Setup of maple:
Design ascon, start of the top module:
module ascon
(
    input  logic         clock,            
    input  logic         reset_n,          
    input  logic         i_sys_enable,     
    input  logic         i_start,          
    input  logic         i_data_valid,     
    input  logic [ 63:0] i_data,           
    input  logic [127:0] i_key,            
    input  logic [127:0] i_nonce,          
    output logic [ 63:0] o_cipher,         
    output logic [127:0] o_tag,            
    output logic         o_valid_cipher,   
    output logic         o_done,           
    output logic         o_ready           
);
Size: ~5700 cells after synthesis, roughly 540 flip-flops, ~520 I/O pins.
Settings: LEC_CHECK=0, CAP_MARGIN=20, CORE_MARGIN=2, CORE_UTILIZATION=72, CTS_CLUSTER_DIAMETER=359, CTS_CLUSTER_SIZE=13, PLACE_DENSITY_LB_ADDON=0.27, SETUP_SLACK_MARGIN=0.4, SLEW_MARGIN=20; clock period 4.08 ns.
run.sh (not shown) runs the stock make flow with config.mk's settings and CLKGATE_MAP_FILE=.
maple went all the way through synthesis, placement and routing and the layout is clean on timing, DRC and antenna.
Here is what was changed in the inputs of quartz compared with maple.
- a deleted CTS_CLUSTER_DIAMETER that had been 359
- a deleted SETUP_SLACK_MARGIN that had been 0.4
- a change of CORE_UTILIZATION from 72 to 53
- a deleted CTS_CLUSTER_SIZE that had been 13
- a deleted PLACE_DENSITY_LB_ADDON that had been 0.27
- a change of the clock period (ns, I/O delays scaled along) from 4.08 to 5.85
- Between maple and quartz, maximum number of pins on one net before global-route repair is lower for maple, quartz comes in above that.
- Looking at post-synthesis to final-layout area growth, quartz sits 1.6 points lower than maple does.
- From maple to quartz the numbers moved as follows: number of cells upsized or downsized after cts moved down; fraction of area in registers +0.29 points; depth of the critical timing path with buffers and inverters included went down 1.
- maple → quartz: number of buffers and inverters on the critical path shrank by 1; overall global routing resource usage lower.
- maple vs quartz, capture point of the critical path: permutation_inst.state_output_reg[115]$_DFFE_PN0P_ vs permutation_inst.state_output_reg[67]$_DFFE_PN0P_
#### Input delta (willow over quartz)
- CORE_UTILIZATION: 53 -> 70
- SETUP_SLACK_MARGIN: unset -> 0.4
- CTS_CLUSTER_DIAMETER: unset -> 359
- CTS_CLUSTER_SIZE: unset -> 13
- the clock period (ns, I/O delays scaled along): 5.85 -> 4.2
## What came out
willow | status: complete | timing, DRC, antenna: pass. Side by side, pre-CTS setup slack turned out lower in willow than in quartz. The clock-pin transition on the worst setup and hold timing paths was comparable across willow and quartz. Looking at post-detailed-route via-to-cell ratio, willow sits about 12% above quartz. Changes observed in willow relative to quartz: final wirelength barely changed; fraction of met1 tracks used by global routing climbed 9.2 points.
> inputs changed (willow -> pepper)
- SETUP_SLACK_MARGIN now 0.49, was 0.4
- CORE_UTILIZATION now 72, was 70
- CTS_CLUSTER_DIAMETER now 28, was 359
- PLACE_DENSITY_LB_ADDON now 0.27, previously not set
- the clock period (ns, I/O delays scaled along) now 4.08, was 4.2
## What came out
In the summary table, pepper is marked failed, with error GRT-0232 raised in global routing.
willow has a lower buffer count from post-CTS setup fixing than pepper.
Post-placement cell count in pepper vs willow: up 30
Diff willow -> pepper | die area | down by a few percent
In the reports for willow and pepper, the larger height of the die belongs to willow.
willow → pepper: post-synth tally of flip-flops with integrated enable flat; share of the core filled by cells before placement went up by 1.8 points; chip width now sits lower; async set-or-reset flop fraction in the synthesized netlist shows no meaningful change; number of nets at floorplan essentially unchanged.
pepper vs willow — final weighted congestion of routability-driven global placement climbed by a few percent

========
Starting RTL as in the previous note.
clock: 4.08 ns
lec_check: 0
cap_margin: 25
core_margin: 2
core_utilization: 72
cts_cluster_diameter: 359
cts_cluster_size: 13
place_density_lb_addon: 0.27
setup_slack_margin: 0.59
slew_margin: 20
Edit:
- CAP_MARGIN: 25 -> 20
- CORE_UTILIZATION: 72 -> 40
- CTS_CLUSTER_DIAMETER: 359 -> unset
- CTS_CLUSTER_SIZE: 13 -> unset
- PLACE_DENSITY_LB_ADDON: 0.27 -> unset
- SETUP_SLACK_MARGIN: 0.59 -> unset
- clock period: 4.08 -> 5.45 ns (I/O delays scaled with it)
The new run produced a clean layout. Critical path depth drops by 2. Sequential share of layout area is higher by 0.24 points. Routed wire length is higher by 5.1%. Global-route usage decreases by 23 points. Setup slack improves by 590 ps. Hold slack gets better by 240 ps.
Edit:
- CORE_UTILIZATION: 40 -> 71
- PLACE_DENSITY: unset -> 0.64
- clock period: 5.45 -> 3.97 ns (I/O delays scaled with it)
After rerunning: This time the run produced a layout that fails on negative setup slack. Routed wire length went down by 11%. Critical path depth falls by 1. Register-to-register slack loses 1000 ps.

========
Setup of run 1:
Starting RTL as in the previous note.
==> flow/config.mk <==
export PLATFORM = sky130hd
export DESIGN_NAME = ascon
export DESIGN_NICKNAME = ascon
export VERILOG_FILES = /design/flow/design.v
export SDC_FILE = /design/flow/constraint.sdc
export NUM_CORES = 4
export LEC_CHECK = 0
export ABC_AREA = 0
export CAP_MARGIN = 25
export CELL_PAD_IN_SITES_DETAIL_PLACEMENT = 2
export CORE_ASPECT_RATIO = 0.55
export CORE_MARGIN = 2
export CORE_UTILIZATION = 25
export GPL_ROUTABILITY_DRIVEN = 0
export PLACE_DENSITY_LB_ADDON = 0.01
export SETUP_SLACK_MARGIN = -0.39
export SLEW_MARGIN = 15
export TNS_END_PERCENT = 50
==> flow/constraint.sdc <==
create_clock -name core_clock -period 6.28 [get_ports {clock}]
set_input_delay 1.2560 -clock core_clock [delete_from_list [all_inputs] [get_ports {clock}]]
set_output_delay 1.2560 -clock core_clock [all_outputs]
set_load 0.01 [all_outputs]
Run 1 finished end to end and its layout was clean on timing, DRC and antenna.
#### Input delta (run 2 over run 1)
==> flow/config.mk <==
export PLATFORM = sky130hd
export DESIGN_NAME = ascon
export DESIGN_NICKNAME = ascon
export VERILOG_FILES = /design/flow/design.v
export SDC_FILE = /design/flow/constraint.sdc
export NUM_CORES = 4
export LEC_CHECK = 0
export CAP_MARGIN = 20
export CORE_MARGIN = 2
export CORE_UTILIZATION = 65
export SLEW_MARGIN = 20
==> flow/constraint.sdc <==
create_clock -name core_clock -period 9.82 [get_ports {clock}]
set_input_delay 1.9640 -clock core_clock [delete_from_list [all_inputs] [get_ports {clock}]]
set_output_delay 1.9640 -clock core_clock [all_outputs]
set_load 0.01 [all_outputs]
Taking run 1 as the reference, in run 2 clock network latency to the later pin of the worst-skew pair down 50 ps, fmax went down.
[compare] base=run 1 new=run 2: xor and xnor area share after synthesis was more or less identical, minimum clock period picked up an extra 630 ps, detailed placer's ending HPWL went down 35%, post-detailed-routing wire length saw a decrease.
#### Input delta (run 3 over run 2)
diff --git a/flow/config.mk b/flow/config.mk
--- a/flow/config.mk
+++ b/flow/config.mk
@@ -8,4 +8,7 @@
 export CAP_MARGIN = 20
 export CORE_MARGIN = 2
-export CORE_UTILIZATION = 65
+export CORE_UTILIZATION = 71
+export CTS_CLUSTER_DIAMETER = 362
+export HOLD_SLACK_MARGIN = -0.1
+export MAX_ROUTING_LAYER = met4
 export SLEW_MARGIN = 20
==> flow/constraint.sdc <==
create_clock -name core_clock -period 3.6 [get_ports {clock}]
set_input_delay 0.7200 -clock core_clock [delete_from_list [all_inputs] [get_ports {clock}]]
set_output_delay 0.7200 -clock core_clock [all_outputs]
set_load 0.01 [all_outputs]
[summary]
Layout checks on run 3: not met. Flow itself completed; violations: negative setup slack. Run 2 completed end to end with timing, DRC and antenna clean. Sort run 3 and run 2 by core region area asc -> top: run 3. The hold slack in run 3 sits 440 ps below the value recorded for run 2. Global-route usage delta for run 3 relative to run 2: 8.1 points higher. Number of signal-net inverters in the final layout came out exactly the same in run 3 and run 2. NOTE final cell count without fillers run 2->run 3 increased by a few percent. Comparing run 3 and run 2, the lower cell area was measured on run 2.

========
== tundra ==
Starting RTL as in the previous note.
Settings: LEC_CHECK=0, ABC_AREA=1, CAP_MARGIN=20, CORE_MARGIN=2, CORE_UTILIZATION=72, CTS_CLUSTER_DIAMETER=372, CTS_CLUSTER_SIZE=98, SETUP_SLACK_MARGIN=2.15, SLEW_MARGIN=20, TNS_END_PERCENT=10; clock period 7.21 ns.
In the summary table, tundra is marked failed, with error GRT-0116 raised in global routing (5_1_grt).
The inputs of onyx differ from those of tundra as listed below.
Settings: removing CTS_CLUSTER_DIAMETER (formerly 372); changing CORE_UTILIZATION from 72 to 40; removing SETUP_SLACK_MARGIN (formerly 2.15); removing TNS_END_PERCENT (formerly 10); removing CTS_CLUSTER_SIZE (formerly 98); removing ABC_AREA (formerly 1); changing the clock period (ns, I/O delays scaled along) from 7.21 to 5.85.
Results
- Of tundra and onyx, only tundra never reached the final stage.
- tundra got as far as global routing (5_1_grt), where a tool error ended the run.
- Changes observed in onyx relative to tundra: die height went up, cell total in the yosys stat output shows a reduction of 3219.
- onyx ends up with a portion of the post-synthesis area used by sequential elements that is 0.64 points lower than in tundra.
- Of tundra and onyx, tundra shows the lower post-synthesis chip area from yosys, with onyx above it.
- [compare] base=tundra new=onyx: I/O pin count saw little to no change; post-synthesis instance total went down by 3219.
- Relative to tundra, die area increased by about 80% in onyx.
- Share of cell area taken by muxes after synthesis: higher on onyx
- tundra → onyx: area after synthesis moved up; area share of and/or/nand/nor cells after synthesis moved down; xor-xnor portion of the synthesized cell area moved up.
[inputs] indigo vs onyx
Settings: CTS_CLUSTER_DIAMETER newly set to 372; CORE_UTILIZATION changed from 40 to 72; CTS_CLUSTER_SIZE newly set to 98; ABC_AREA newly set to 1; the clock period (ns, I/O delays scaled along) changed from 5.85 to 7.21.
Findings:
[indigo] area fraction in mux cells fell 14 points relative to onyx. FAIL indigo @ global routing (5_1_grt): tool exited with error. Diff onyx -> indigo: buffer count from post-CTS setup fixing held; number of buffers inserted during clock tree synthesis went down 66; post-placement cell area went down 5.8%; placed cell count went up 2307. Dominant kind of combinational cell: XOR/XNOR gates -> onyx, simple AND/OR/NAND/NOR gates -> indigo.
Here is what was changed in the inputs of amber compared with indigo.
Settings: putting TNS_END_PERCENT at 5 where nothing was set; putting SETUP_SLACK_MARGIN at 2.14 where nothing was set.
[summary]
Status: amber FAILED at global routing (5_1_grt) (tool error)
As far as horizontal die size goes, indigo and amber are indistinguishable; the numbers are identical.
From indigo to amber, die outline height did not move at all.
Comparing indigo against amber, there is no change at all in total clock buffers created by CTS.
Yosys stat chip area came out exactly the same in indigo and amber.
Diff indigo..amber | area after synthesis | unchanged
Input changes introduced in sierra (baseline for comparison: amber):
Settings: SETUP_SLACK_MARGIN no longer set, was 2.14; CORE_UTILIZATION now 23, was 72; CTS_CLUSTER_DIAMETER no longer set, was 372; ABC_AREA no longer set, was 1; TNS_END_PERCENT no longer set, was 5; CTS_CLUSTER_SIZE no longer set, was 98; the clock period (ns, I/O delays scaled along) now 14.5, was 7.21.
--- outcome ---
sierra: full flow OK, the timing, DRC and antenna checks passed
Compare sierra and amber | number of H-tree branching levels higher: sierra
Comparing netlist area before placement for sierra and amber, the bigger number came from sierra.
Measured against each other, sierra and amber differ in area share of and-or/or-and cells after synthesis, the lower figure coming from amber.
Summary — portion of the post-synthesis area used by sequential elements, sierra relative to amber: lower, by 0.64 points.

========
Starting RTL as in the previous note.
export LEC_CHECK = 0
export ABC_AREA = 0
export CAP_MARGIN = 20
export CELL_PAD_IN_SITES_GLOBAL_PLACEMENT = 2
export CORE_MARGIN = 7
export CORE_UTILIZATION = 58
export HOLD_SLACK_MARGIN = 0.18
export SETUP_SLACK_MARGIN = 0.81
export SLEW_MARGIN = 20
create_clock -name core_clock -period 10.0 [get_ports {clock}]
The baseline aborted during 3_1_place_gp_skip_io.
Change:
- CELL_PAD_IN_SITES_GLOBAL_PLACEMENT: 2 -> 0
- CORE_UTILIZATION: 58 -> 27
- MAX_ROUTING_LAYER: unset -> met4
- MIN_ROUTING_LAYER: unset -> met2
- PLACE_DENSITY_LB_ADDON: unset -> 0.1
- SETUP_SLACK_MARGIN: 0.81 -> unset
This time the run finished with timing, DRC and antenna clean; synthesized area is unchanged; synthesized cell count is unchanged; die size increases by 110%.
Change:
- CELL_PAD_IN_SITES_GLOBAL_PLACEMENT: 0 -> 2
- CORE_UTILIZATION: 27 -> 58
- MAX_ROUTING_LAYER: met4 -> unset
Effect: This time the run failed in 3_1_place_gp_skip_io with FLW-0024; die size drops by 52%; synthesized cell count does not change; area after synthesis stays the same.
Change:
- ABC_AREA: 0 -> unset
- CELL_PAD_IN_SITES_GLOBAL_PLACEMENT: 2 -> unset
- CORE_MARGIN: 7 -> 2
- CORE_UTILIZATION: 58 -> 40
- HOLD_SLACK_MARGIN: 0.18 -> unset
- MIN_ROUTING_LAYER: met2 -> unset
- PLACE_DENSITY_LB_ADDON: 0.1 -> unset
Result: The new run passed the timing, DRC and antenna checks. Area after synthesis is unchanged. Die size is higher by 35%. Synthesized cell count stays the same.

========
## v55
ascon again, from the RTL that the note above started with.
Settings: LEC_CHECK=0, ABC_AREA=1, CAP_MARGIN=0, CORE_MARGIN=2, CORE_UTILIZATION=72, CTS_CLUSTER_DIAMETER=372, CTS_CLUSTER_SIZE=98, SETUP_SLACK_MARGIN=2.15, SLEW_MARGIN=20, TNS_END_PERCENT=5; clock period 7.21 ns.
As the logs show, v55 stopped at global routing (5_1_grt) after a tool error, so it never reached the end of the flow.
The following lists how v32 was set up differently from v55:
==> flow/config.mk <==
export PLATFORM = sky130hd
export DESIGN_NAME = ascon
export DESIGN_NICKNAME = ascon
export VERILOG_FILES = /design/flow/design.v
export SDC_FILE = /design/flow/constraint.sdc
export NUM_CORES = 4
export LEC_CHECK = 0
export CAP_MARGIN = 20
export CORE_MARGIN = 2
export CORE_UTILIZATION = 72
export MAX_ROUTING_LAYER = met4
export SETUP_SLACK_MARGIN = -0.25
export SLEW_MARGIN = 20
==> flow/constraint.sdc <==
create_clock -name core_clock -period 3.25 [get_ports {clock}]
set_input_delay 0.6500 -clock core_clock [delete_from_list [all_inputs] [get_ports {clock}]]
set_output_delay 0.6500 -clock core_clock [all_outputs]
set_load 0.01 [all_outputs]
Notes after the runs:
v32 never completed, since it errored out during global routing (5_1_grt). v55 terminated abnormally: global routing (5_1_grt) reported GRT-0116. Of v32 and v55, the lower post-synthesis cell count belongs to v32. Max Yosys chip area across v32 and v55: v32. Going from v55 to v32, the quantity of hold-fixing buffers added after cts was found to have gone up by 1.
### v32 -> v27
--- a/flow/config.mk
+++ b/flow/config.mk
@@ -10,4 +10,5 @@
 export CORE_UTILIZATION = 72
+export CTS_CLUSTER_SIZE = 51
 export MAX_ROUTING_LAYER = met4
-export SETUP_SLACK_MARGIN = -0.25
+export SETUP_SLACK_MARGIN = 1.25
 export SLEW_MARGIN = 20
==> flow/constraint.sdc <==
create_clock -name core_clock -period 4.3 [get_ports {clock}]
set_input_delay 0.8600 -clock core_clock [delete_from_list [all_inputs] [get_ports {clock}]]
set_output_delay 0.8600 -clock core_clock [all_outputs]
set_load 0.01 [all_outputs]
Number of I/O pins of v32 is on par with v27.
Row area after detailed placement: v27 lower / v32 higher
Synthesized cell count: v27 vs v32 identical
Diff v32 -> v27: weighted congestion reported at the end of routability-driven placement decreased 5.4%, core footprint essentially unchanged, die area essentially unchanged.
Die outline width: v27 vs v32 — no meaningful difference
Number of instances in the placed design: v27 < v32
As the logs show, v27 stopped at clock tree synthesis (4_1_cts) after a tool error, so it never reached the end of the flow.
When v27 is measured against v32, its post-placement worst setup slack turns out 0.69 ns higher.
